Setup of run A:
==> flow/design.v <==
module pow_5_pipe
(
    input             clock,
    input      [17:0] n,
    output reg [17:0] n_pow_5
);
    reg [17:0] n_1, n_2, n_3;
    reg [17:0] n_pow_2, n_pow_3, n_pow_4;
    always @(posedge clock)
    begin
        n_1 <= n;
        n_2 <= n_1;
        n_3 <= n_2;
        n_pow_2 <= n * n;
        n_pow_3 <= n_pow_2 * n_1;
        n_pow_4 <= n_pow_3 * n_2;
        n_pow_5 <= n_pow_4 * n_3;
    end
endmodule
make LEC_CHECK=0 CAP_MARGIN=20 CORE_ASPECT_RATIO=0.57 CORE_MARGIN=2 CORE_UTILIZATION=40 MAX_ROUTING_LAYER=met4 MIN_ROUTING_LAYER=met2 SETUP_SLACK_MARGIN=1.39 SLEW_MARGIN=20 TNS_END_PERCENT=90 finish   # period 11.2 ns
run.sh (not shown) runs the stock make flow with config.mk's settings and CLKGATE_MAP_FILE=.
The following lists how run B was set up differently from run A:
# run A
export LEC_CHECK = 0
export CAP_MARGIN = 20
export CORE_ASPECT_RATIO = 0.57
export CORE_MARGIN = 2
export CORE_UTILIZATION = 40
export MAX_ROUTING_LAYER = met4
export MIN_ROUTING_LAYER = met2
export SETUP_SLACK_MARGIN = 1.39
export SLEW_MARGIN = 20
export TNS_END_PERCENT = 90
create_clock -name core_clock -period 11.2 [get_ports {clock}]
# run B
export LEC_CHECK = 0
export CAP_MARGIN = 20
export CORE_MARGIN = 2
export CORE_UTILIZATION = 40
export MAX_ROUTING_LAYER = met4
export SETUP_SLACK_MARGIN = 1.39
export SLEW_MARGIN = 20
create_clock -name core_clock -period 6.4 [get_ports {clock}]
[summary]
Comparing the two runs side by side, run B comes out behind run A on setup slack. The die area was comparable across run B and run A. Comparing run B and run A, met2 usage in global routing is higher on run A. Comparing run A against run B, there is no change at all in number of input and output port buffers inserted. Going from run A to run B, pin count of the biggest net entering global routing shrank by 1, number of global-route vias before repair now sits lower.
Input changes introduced in run C (baseline for comparison: run B):
# run B
export LEC_CHECK = 0
export CAP_MARGIN = 20
export CORE_MARGIN = 2
export CORE_UTILIZATION = 40
export MAX_ROUTING_LAYER = met4
export SETUP_SLACK_MARGIN = 1.39
export SLEW_MARGIN = 20
create_clock -name core_clock -period 6.4 [get_ports {clock}]
# run C
export LEC_CHECK = 0
export CAP_MARGIN = 20
export CORE_MARGIN = 2
export CORE_UTILIZATION = 40
export CTS_CLUSTER_DIAMETER = 212
export CTS_CLUSTER_SIZE = 100
export SLEW_MARGIN = 20
export TNS_END_PERCENT = 25
create_clock -name core_clock -period 6.4 [get_ports {clock}]
Findings:
Run C completed end to end with timing, DRC and antenna clean.
Run C ended up with fewer standard cells than run B.
As far as clock skew is concerned, run C and run B perform about the same.
A launching instance or port of the critical path of n[5] is what run C shows, while n[9] belongs to run B.
Run C vs run B on post-route cell area: run C is the lower one.

========
// pow_5_pipe: RTL as listed in full above, without the edits since
Settings: LEC_CHECK=0, CAP_MARGIN=20, CORE_MARGIN=2, CORE_UTILIZATION=72, PLACE_DENSITY=0.4, SETUP_SLACK_MARGIN=0.52, SLEW_MARGIN=20, TNS_END_PERCENT=5; clock period 3.89 ns.
The first run finished but failed the layout checks on negative setup slack.
Edit:
Settings changed: CTS_CLUSTER_SIZE set to 15, PLACE_DENSITY 0.4 to unset, PLACE_DENSITY_LB_ADDON set to 0.26, SETUP_SLACK_MARGIN 0.52 to unset, TNS_END_PERCENT 5 to unset.
Clock period 3.89 ns to 5.93 ns, I/O delays scaled along.
Effect:
- The new run went through all stages and came out clean
- sequential cell count does not change
- sequential share of layout area came out higher by 0.66 points
- final area came out lower by 10%
- routed wire length came out lower by 12%
- setup slack gains 1400 ps
- global-route usage came out lower by 1.0 points
- hold slack loses 12 ps

========
== v54 ==
Starts from the design.v that is shown in full above.
clock: 5.16 ns
lec_check: 0
abc_area: 0
cap_margin: 40
core_margin: 2
core_utilization: 67
place_density: 0.6
setup_slack_margin: 0.19
slew_margin: 20
The flow for v54 finished, though final verification flagged setup timing.
#### Input delta (v18 over v54)
Settings: a deleted PLACE_DENSITY that had been 0.6; a change of CORE_UTILIZATION from 67 to 44; a deleted ABC_AREA that had been 0; a deleted SETUP_SLACK_MARGIN that had been 0.19; a change of CAP_MARGIN from 40 to 20; a change of the clock period (ns, I/O delays scaled along) from 5.16 to 6.25.
==> comparison <==
v18: no failed stages, no open violations at the end. v54: all stages done; final checks FAILED (setup timing). Comparing v54 and v18, the higher remaining max-slew budget at the tightest pin was measured on v54. On worst setup skew after layout, v54 and v18 are basically level. Summary — non-clock buffer count, v18 relative to v54: lower, by 168. [compare] base=v54 new=v18: wire length lower; global-route usage went down 12 points; area of all placed cells without fillers shrank by about 8%.
Edits applied to the flow inputs when going from v18 to v26:
Settings: a change of CORE_UTILIZATION from 44 to 69; a change of the clock period (ns, I/O delays scaled along) from 6.25 to 6.23.
--- outcome ---
v26 went all the way through the flow, and no timing, DRC or antenna check failed. v26 reports a higher met2 track demand over resource than v18 does. The higher chip footprint came out of v18. v26: global router's overall resource usage higher than v18. Of v26 and v18, the run reporting the higher met1 global-route usage was v26.
Relative to v26, the following input files were edited for v35:
Settings: a change of CORE_UTILIZATION from 69 to 72; an added SETUP_SLACK_MARGIN of 0.79; an added PLACE_DENSITY_LB_ADDON of 0.26; a change of the clock period (ns, I/O delays scaled along) from 6.23 to 6.4.
- Looking at start point of the critical path, the n[12] result is from v26; the n[3] one comes from v35.
- Worst setup slack sits higher in v35 than in v26.
- Against v26, violation tally from detailed-route iteration zero in v35 came out worse.
- Per the comparison of v35 with v26, number of hold-repair buffers added at the cts stage closely matched the old numbers; aggregate routed wire length increased 4.8%.
Input-level comparison between v23 and v35:
Settings: putting GPL_TIMING_DRIVEN at 0 where nothing was set; swapping 72 for 40 in CORE_UTILIZATION; swapping 0.26 for 0.09 in PLACE_DENSITY_LB_ADDON; swapping 20 for 25 in SLEW_MARGIN; swapping 0.79 for 0.51 in SETUP_SLACK_MARGIN.
[summary]
Comparing v23 with v35, the final clock skew came out essentially unchanged.
v23 ended up with n[4] as its critical path launch point; v35 ended up with n[3].
The via count of v23 falls short of that of v35 by 4.9%.
[compare] base=v35 new=v23: total length of routed wires saw an increase, cell area went up.
#### Input delta (v10 over v23)
Settings: SLEW_MARGIN changed from 25 to 20; GPL_TIMING_DRIVEN removed (was 0); SETUP_SLACK_MARGIN changed from 0.51 to -0.64; PLACE_DENSITY_LB_ADDON removed (was 0.09); CTS_CLUSTER_SIZE newly set to 100; CTS_CLUSTER_DIAMETER newly set to 395.
--- outcome ---
v10 ends up with a clock latency on the worst-skew pair that is 0.03 ns higher than in v23. Compared v23 against v10; die area within noise. The cell resize tally after clock tree synthesis of v10 is lower than that of v23. Looking at source of the critical timing path, the n[4] result is from v23; the n[5] one comes from v10.

========
## run 1
// pow_5_pipe: RTL as listed in full above, without the edits since
clock: 4.38 ns
lec_check: 0
cap_margin: 20
core_margin: 2
core_utilization: 64
max_routing_layer: met4
slew_margin: 20
Run 1 had finished all stages when the layout checks came back failing, citing negative setup slack.
Modified inputs, run 2 compared to run 1
Settings: CORE_UTILIZATION changed from 64 to 40; MAX_ROUTING_LAYER removed (was met4); the clock period (ns, I/O delays scaled along) changed from 4.38 to 6.4.
Results
Non-filler instance count after layout, run 2 vs run 1: down by a few percent
In the metrics for run 2 and run 1, the one carrying the lower global-route usage is run 2.
Measured against each other, run 2 and run 1 differ in depth of the critical timing path with buffers and inverters included, the lower figure coming from run 2.
Diff run 1 -> run 2: total wire length went down, hold slack went up, critical path arrival went up.
Relative to run 1, the first-iteration DRC count measured on run 2 has decreased by more than a quarter.
Run 2 finished end to end and its layout was clean on timing, DRC and antenna.
Edits applied to the flow inputs when going from run 2 to run 3:
Settings: CORE_ASPECT_RATIO: unset -> 1.93; SETUP_SLACK_MARGIN: unset -> 0.51; PLACE_DENSITY_LB_ADDON: unset -> 0.09; SLEW_MARGIN: 20 -> 25; GPL_TIMING_DRIVEN: unset -> 0; CELL_PAD_IN_SITES_GLOBAL_PLACEMENT: unset -> 3; CTS_CLUSTER_SIZE: unset -> 94.
==> comparison <==
Run 2 and run 3 all finish clean.
Min fraction of the cycle the final worst path needs across run 2 and run 3: run 3
Total of hold buffers inserted after clock tree synthesis: run 3 vs run 2 identical
Run 3 vs run 2: number of buffers outside the clock class in the layout up in run 3
Relative to run 3, the following input files were edited for run 4:
Settings: CTS_CLUSTER_SIZE changed from 94 to 68; CTS_CLUSTER_DIAMETER newly set to 143; GPL_ROUTABILITY_DRIVEN newly set to 1; CORE_MARGIN changed from 2 to 8; the clock period (ns, I/O delays scaled along) changed from 6.4 to 5.56.
### Flow results
- Going from run 3 to run 4, peak per-stage delay on the critical path decreased 0.11 ns.
- Looking at setup slack, run 4 sits below run 3.
- Delta (run 4 minus run 3): total of plain and repair buffers excluding clock buffers went up about 56%, wire length of the first global-routing pass went up 3.9%.
Input changes introduced in run 5 (baseline for comparison: run 4):
Settings: changing CORE_MARGIN from 8 to 2; removing CTS_CLUSTER_DIAMETER (formerly 143); removing CELL_PAD_IN_SITES_GLOBAL_PLACEMENT (formerly 3); removing CTS_CLUSTER_SIZE (formerly 68); removing GPL_ROUTABILITY_DRIVEN (formerly 1); removing CORE_ASPECT_RATIO (formerly 1.93); changing CORE_UTILIZATION from 40 to 9; removing GPL_TIMING_DRIVEN (formerly 0); removing SETUP_SLACK_MARGIN (formerly 0.51); removing PLACE_DENSITY_LB_ADDON (formerly 0.09); changing SLEW_MARGIN from 25 to 20; changing the clock period (ns, I/O delays scaled along) from 5.56 to 9.96.
==> comparison <==
- Run 5: full flow OK, the timing, DRC and antenna checks passed
- The total of fill cells in the finished design of run 5 exceeds that of run 4 by about 400%.
- Compared to run 4, run 5 has pin slew with the least headroom to its limit 0.26 ns higher.
- Between run 4 and run 5, the floorplan core density is lower for run 5.
- Run 5 vs run 4 on overall routed net length: run 5 is the lower one.
- Final cell count (run 5 vs. run 4) increases by more than half
- What run 5 reported for post-detailed-placement cell area has to be multiplied by 0.892 to get the figure for run 4.
Input changes introduced in run 6 (baseline for comparison: run 5):
Settings: CORE_UTILIZATION: 9 -> 40; the clock period (ns, I/O delays scaled along): 9.96 -> 6.23.
In the metrics for run 6 and run 5, the one carrying the higher overall global routing resource usage is run 6.
Relative to run 5, routing usage on met2 has increased by 27 points in run 6.
From run 5 to run 6 the numbers moved as follows: clock edge transition at the registers on the reported setup and hold paths ~0 delta, horizontal die dimension fell by 52%.
Row register-to-register slack: run 6 lower / run 5 higher
The higher post-route clock period utilization came out of run 6.
Run 6 -> run 5: sequential cell area in the final layout delta 0, exact match
Wire length of the first global-routing pass delta (run 6 -> run 5): insignificant
The higher worst setup margin of run 6 and run 5 is in run 5.

========
## job 3496
// pow_5_pipe: RTL as listed in full above, without the edits since
make LEC_CHECK=0 ABC_AREA=1 CAP_MARGIN=40 CORE_MARGIN=2 CORE_UTILIZATION=38 GPL_TIMING_DRIVEN=0 PLACE_DENSITY=0.68 SETUP_SLACK_MARGIN=1.01 SLEW_MARGIN=20 finish   # period 4.34 ns
Final checks on job 3496, whose flow otherwise completed, came back failing, citing negative setup slack.
Modified inputs, job 4218 compared to job 3496
diff --git a/flow/config.mk b/flow/config.mk
--- a/flow/config.mk
+++ b/flow/config.mk
@@ -9,7 +9,6 @@
 export CAP_MARGIN = 40
 export CORE_MARGIN = 2
-export CORE_UTILIZATION = 38
-export GPL_TIMING_DRIVEN = 0
+export CORE_UTILIZATION = 16
 export PLACE_DENSITY = 0.68
-export SETUP_SLACK_MARGIN = 1.01
-export SLEW_MARGIN = 20
+export SETUP_SLACK_MARGIN = 0.19
+export SLEW_MARGIN = 0
--- outcome ---
Each of job 3496 and job 4218 falls short of a clean finish.
Every stage of job 4218 finished as expected; the final checks, on the other hand, flagged negative setup slack, which means the layout fails.
Nothing crashed in job 3496 and all stages finished; the problem is that the final layout failed, the offending checks being negative setup slack.
Comparing count of clock-buffer cells in the layout for job 3496 and job 4218, the bigger number came from job 4218.
Job 4218: critical path depth 2 below job 3496
Re routed wire length per instance: job 3496 was higher than job 4218.
Inputs modified between job 4218 and job 9608:
==> flow/config.mk <==
export PLATFORM = sky130hd
export DESIGN_NAME = pow_5_pipe
export DESIGN_NICKNAME = pow_5_pipe
export VERILOG_FILES = /design/flow/design.v
export SDC_FILE = /design/flow/constraint.sdc
export NUM_CORES = 4
export LEC_CHECK = 0
export ABC_AREA = 1
export CAP_MARGIN = 20
export CORE_MARGIN = 2
export CORE_UTILIZATION = 72
export SLEW_MARGIN = 20
==> flow/constraint.sdc <==
create_clock -name core_clock -period 4.27 [get_ports {clock}]
set_input_delay 0.8540 -clock core_clock [delete_from_list [all_inputs] [get_ports {clock}]]
set_output_delay 0.8540 -clock core_clock [all_outputs]
set_load 0.01 [all_outputs]
==> comparison <==
In the summary table, job 9608 is marked failed, with error GRT-0232 raised in global routing (5_1_grt).
[compare] base=job 4218 new=job 9608: die span in y fell about 50%; die footprint shows a reduction of 0.11 mm²; cell area after placement fell by 7.4%.
In the flow results for job 9608 and job 4218, the placement-stage worst setup slack is smaller on job 9608.
Input changes introduced in job 5273 (baseline for comparison: job 9608):
diff --git a/flow/config.mk b/flow/config.mk
--- a/flow/config.mk
+++ b/flow/config.mk
@@ -10,3 +10,6 @@
 export CORE_MARGIN = 2
 export CORE_UTILIZATION = 72
+export PLACE_DENSITY_LB_ADDON = 0.08
+export SETUP_SLACK_MARGIN = -0.37
 export SLEW_MARGIN = 20
+export TNS_END_PERCENT = 5
==> flow/constraint.sdc <==
create_clock -name core_clock -period 3.89 [get_ports {clock}]
set_input_delay 0.7780 -clock core_clock [delete_from_list [all_inputs] [get_ports {clock}]]
set_output_delay 0.7780 -clock core_clock [all_outputs]
set_load 0.01 [all_outputs]
Notes after the runs:
- Job 5273 finished every stage; the final checks, however, were not passed, the failures being negative setup slack.
- Reported for job 9608 and job 5273, area after synthesis turned out identical to the last digit.
- Job 9608 -> job 5273: width of the die delta 0, exact match
- Diff job 9608 -> job 5273: number of placed cells counting well taps rose by about 0.36%; weighted congestion at the end of routability-driven global placement went up 0.61%; number of buffers inserted to repair setup after CTS dropped 48.

========
try-pepper:
Starts from the design.v that is shown in full above.
export LEC_CHECK = 0
export ABC_AREA = 1
export CAP_MARGIN = 20
export CORE_MARGIN = 2
export CORE_UTILIZATION = 72
export CTS_CLUSTER_DIAMETER = 378
export CTS_CLUSTER_SIZE = 98
export SETUP_SLACK_MARGIN = 0.79
export SLEW_MARGIN = 20
create_clock -name core_clock -period 4.27 [get_ports {clock}]
global routing (5_1_grt): try-pepper exited with error
Setup changes, try-pepper to try-garnet
- TNS_END_PERCENT newly set to 5
- CORE_ASPECT_RATIO newly set to 1.44
- SETUP_SLACK_MARGIN removed (was 0.79)
- CTS_CLUSTER_DIAMETER changed from 378 to 374
- the clock period (ns, I/O delays scaled along) changed from 4.27 to 3.51
[summary]
Looking at width of the chip, try-garnet sits 30 um lower than try-pepper does. The cell area after technology mapping of try-garnet and that of try-pepper are within noise of each other. | try-garnet | all stages done | FAIL | setup timing |. Fraction of synthesis flops using an asynchronous set or reset pin delta (try-pepper -> try-garnet): insignificant. For die outline area, try-pepper and try-garnet come out practically identical. Compared with try-pepper, try-garnet shows final weighted congestion in routability-driven placement that has gone down by a few percent. Going from try-pepper to try-garnet, placed cell count grows by 15.
> inputs changed (try-garnet -> try-indigo)
- a deleted TNS_END_PERCENT that had been 5
- a change of CORE_ASPECT_RATIO from 1.44 to 1.43
- a deleted CTS_CLUSTER_DIAMETER that had been 374
- a change of CTS_CLUSTER_SIZE from 98 to 10
- a change of the clock period (ns, I/O delays scaled along) from 3.51 to 4.27
==> comparison <==
FAIL try-indigo @ global routing (5_1_grt): tool exited with error
try-garnet → try-indigo: global placer's final weighted congestion now sits higher, die area now sits at about the same level, share of flip-flops with an asynchronous set or reset after synthesis now sits at about the same level.
~same post-synth area from yosys stat in try-garnet and try-indigo
try-garnet has lower number of gates resized after CTS than try-indigo.
Input-level comparison between try-willow and try-indigo:
- clearing ABC_AREA, which used to be 1
- putting PLACE_DENSITY_LB_ADDON at 0.26 where nothing was set
- clearing CORE_ASPECT_RATIO, which used to be 1.43
- putting CTS_CLUSTER_DIAMETER at 85 where nothing was set
- clearing CTS_CLUSTER_SIZE, which used to be 10
- swapping 4.27 for 4.8 in the clock period (ns, I/O delays scaled along)
Results
- To summarise try-willow: no stage aborted, but the layout did not pass its checks, failing on setup timing.
- Summary: with try-indigo as the reference, total number of placement rows in try-willow moved down by more than 10%.
- Taking try-willow over try-indigo, the mean post-synth cell area ratio works out to 1.20.
- Row post-synthesis cell count from yosys: try-willow lower / try-indigo higher
- Looking at worst setup timing slack at the placement stage across try-willow and try-indigo, the one that comes out higher is try-willow.
- Compared with try-indigo, in try-willow synthesized area shows a reduction of 6.7%, die size shows a reduction of 6.7%, placed cell area shows a reduction of 2500 um^2.
- Going from try-indigo to try-willow, Yosys chip area dropped 1500 um^2; hold-fix buffer count after cts comparable; synthesized cell count shrank by about 22%.
[inputs] try-ember vs try-willow
- CORE_UTILIZATION: 72 -> 40
- PLACE_DENSITY_LB_ADDON: 0.26 -> unset
- CTS_CLUSTER_DIAMETER: 85 -> unset
- the clock period (ns, I/O delays scaled along): 4.8 -> 5.21
--- outcome ---
Summary: with try-willow as the reference, via count in try-ember moved down by more than 10%. What the final checks of try-willow revealed, after a flow that finished every stage, was a layout that fails on setup timing. try-ember finished all stages; however, its layout fails the closing checks, the failures being setup timing. Changes observed in try-ember relative to try-willow: total non-filler cell area in the finished layout went down; via count of the first global-routing pass went down.
Inputs modified between try-ember and try-raven:
- swapping 40 for 65 in CORE_UTILIZATION
- swapping 5.21 for 5.23 in the clock period (ns, I/O delays scaled along)
To summarise try-raven: no stage aborted, but the layout did not pass its checks, failing on setup timing.
Against try-ember, die area in try-raven fell by more than a quarter.
Compared with try-ember, try-raven degrades final wirelength.
